==> inputs of v7 <==
// MBF
module MBF(CLK, RESET, IN_VALID, IN_DATA, X_DATA, Y_DATA, OUT_VALID);
input   CLK;
input   RESET;
input   IN_VALID;
input       [12:0]  IN_DATA;
output  reg [12:0]  X_DATA;
output  reg [12:0]  Y_DATA;
output  reg         OUT_VALID;
reg [5:0] data_cnt;
reg [12:0] s[0:10];
reg [12:0] in_data;
reg [33:0] y_h[0:11];
reg [33:0] y_l[0:11];
wire [17:0] H0, H1, H2, H3, H4, H5, H6, H7, H8, H9, H10, H11;
wire [17:0] L0, L1, L2, L3, L4, L5, L6, L7, L8, L9, L10, L11;
assign H0 = 18'd110592;
assign H1 = 18'd77824;
assign H2 = 18'd20480;
assign H3 = 18'd36864;
assign H4 = 18'd86016;
assign H5 = 18'd69632;
assign H6 = 18'd65536;
assign H7 = 18'd77824;
assign H8 = 18'd45056;
assign H9 = 18'd49152;
assign H10 = 18'd65536;
assign H11 = 18'd126976;
assign L0 = 18'd57344;
assign L1 = 18'd16384;
assign L2 = 18'd12288;
assign L3 = 18'd4096;
assign L4 = 18'd65536;
assign L5 = 18'd57344;
assign L6 = 18'd114688;
assign L7 = 18'd65536;
assign L8 = 18'd126976;
assign L9 = 18'd114688;
assign L10 = 18'd126976;
assign L11 = 18'd69632;
always@(posedge RESET or posedge CLK)
begin
    if (RESET) begin
        in_data <= 13'b0;
        s[0] <= 13'b0;
		s[1] <= 13'b0;
		s[2] <= 13'b0;
		s[3] <= 13'b0;
		s[4] <= 13'b0;
		s[5] <= 13'b0;	
		s[6] <= 13'b0;
		s[7] <= 13'b0;
		s[8] <= 13'b0;
		s[9] <= 13'b0;
		s[10] <= 13'b0;
 		y_h[0] <= 34'b0;
		y_h[1] <= 34'b0;
		y_h[2] <= 34'b0;
		y_h[3] <= 34'b0;
		y_h[4] <= 34'b0;
		y_h[5] <= 34'b0;	
		y_h[6] <= 34'b0;
		y_h[7] <= 34'b0;
		y_h[8] <= 34'b0;
		y_h[9] <= 34'b0;
		y_h[10] <= 34'b0;
		y_h[11] <= 34'b0;
		y_l[0] <= 34'b0;
		y_l[1] <= 34'b0;
		y_l[2] <= 34'b0;
		y_l[3] <= 34'b0;
		y_l[4] <= 34'b0;
		y_l[5] <= 34'b0;	
		y_l[6] <= 34'b0;
		y_l[7] <= 34'b0;
		y_l[8] <= 34'b0;
		y_l[9] <= 34'b0;
		y_l[10] <= 34'b0;
		y_l[11] <= 34'b0;
    end else begin
        in_data <= (IN_VALID) ? IN_DATA : 13'b0;
		s[0] <= in_data;
		s[1] <= s[0];
		s[2] <= s[1];
		s[3] <= s[2];
		s[4] <= s[3];
  ...
make LEC_CHECK=0 CAP_MARGIN=20 CORE_MARGIN=2 CORE_UTILIZATION=21 CTS_CLUSTER_DIAMETER=41 GPL_ROUTABILITY_DRIVEN=0 HOLD_SLACK_MARGIN=0.15 MAX_ROUTING_LAYER=met4 SETUP_SLACK_MARGIN=1.63 SLEW_MARGIN=20 TNS_END_PERCENT=45 finish   # period 11.1 ns
run.sh (not shown) runs the stock make flow with config.mk's settings and CLKGATE_MAP_FILE=.
==> inputs of v4, as changes to v7 <==
- ABC_AREA: unset -> 1
- CAP_MARGIN: 20 -> 5
- CORE_UTILIZATION: 21 -> 72
- CTS_CLUSTER_DIAMETER: 41 -> unset
- CTS_CLUSTER_SIZE: unset -> 71
- GPL_ROUTABILITY_DRIVEN: 0 -> unset
- HOLD_SLACK_MARGIN: 0.15 -> unset
- MAX_ROUTING_LAYER: met4 -> unset
- SETUP_SLACK_MARGIN: 1.63 -> unset
- TNS_END_PERCENT: 45 -> unset
==> flow/constraint.sdc (replaced) <==
create_clock -name core_clock -period 3.89 [get_ports {CLK}]
set_input_delay 0.7780 -clock core_clock [delete_from_list [all_inputs] [get_ports {CLK}]]
set_output_delay 0.7780 -clock core_clock [all_outputs]
set_load 0.01 [all_outputs]
==> inputs of v29, as changes to v7 <==
- CELL_PAD_IN_SITES_DETAIL_PLACEMENT: unset -> 2
- CORE_MARGIN: 2 -> 4
- CORE_UTILIZATION: 21 -> 40
- CTS_CLUSTER_DIAMETER: 41 -> 184
- HOLD_SLACK_MARGIN: 0.15 -> unset
- MAX_ROUTING_LAYER: met4 -> unset
- PLACE_DENSITY_LB_ADDON: unset -> 0.02
- SETUP_SLACK_MARGIN: 1.63 -> 1.62
- TNS_END_PERCENT: 45 -> unset
==> flow/constraint.sdc (replaced) <==
create_clock -name core_clock -period 5.98 [get_ports {CLK}]
set_input_delay 1.1960 -clock core_clock [delete_from_list [all_inputs] [get_ports {CLK}]]
set_output_delay 1.1960 -clock core_clock [all_outputs]
set_load 0.01 [all_outputs]
==> inputs of v36, as changes to v7 <==
- ABC_AREA: unset -> 0
- CELL_PAD_IN_SITES_DETAIL_PLACEMENT: unset -> 0
- CORE_ASPECT_RATIO: unset -> 0.69
- CORE_UTILIZATION: 21 -> 35
- CTS_CLUSTER_DIAMETER: 41 -> unset
- CTS_CLUSTER_SIZE: unset -> 87
- GPL_TIMING_DRIVEN: unset -> 1
- HOLD_SLACK_MARGIN: 0.15 -> unset
- MIN_ROUTING_LAYER: unset -> met2
- SETUP_SLACK_MARGIN: 1.63 -> unset
- TNS_END_PERCENT: 45 -> unset
==> flow/constraint.sdc (replaced) <==
create_clock -name core_clock -period 9.2 [get_ports {CLK}]
set_input_delay 1.8400 -clock core_clock [delete_from_list [all_inputs] [get_ports {CLK}]]
set_output_delay 1.8400 -clock core_clock [all_outputs]
set_load 0.01 [all_outputs]
==> comparison table <==
quantity	v4	v29	v36	v7
Status	finished with violations	finished with violations	timing/DRC/antenna clean	timing/DRC/antenna clean
Violated checks	setup timing	setup timing	-	-
Critical path depth in cells	22	22	21	21
Number of fillers in the final layout	2774	9185	10.30k	18.66k
Final WS setup	-1.267 ns	-0.2574 ns	2.042 ns	4.290 ns
Synth Area in XOR/XNOR	0.05164	0.05679	0.05679	0.05679
Std-Cell Rows	85	112	100	155
Sequential cell area share	0.2642	0.2670	0.2883	0.2779
Post-Synthesis Cell Area	39150 um2	37920 um2	37920 um2	37920 um2
Setup violation total in the final timing report	29	5	0	0
Worst R2R Setup Slack	-1.27 ns	-0.26 ns	2.04 ns	4.29 ns
Total of cells resized after clock tree synthesis	240	234	0	0
Total GRT Usage	0.4137	0.2416	0.2755	0.1009
Total number of multi-input combinational cells	2348	1994	1994	1994
Number of detailed-routing iterations run before antenna repair	6	5	17	5
Top-area cell share	0.3119	0.3220	0.3220	0.3220
Post-synth area from yosys stat	39150 um2	37920 um2	37920 um2	37920 um2
Gr busiest metal	met2	met2	met3	met2
Slew headroom	0.4603	0.1861	0.3079	0.3077
Crit Reg-Reg Endpoint	fk_y[8]$_DFF_PP0_	fk_y[11]$_DFF_PP0_	fk_y[11]$_DFF_PP0_	fk_y[11]$_DFF_PP0_
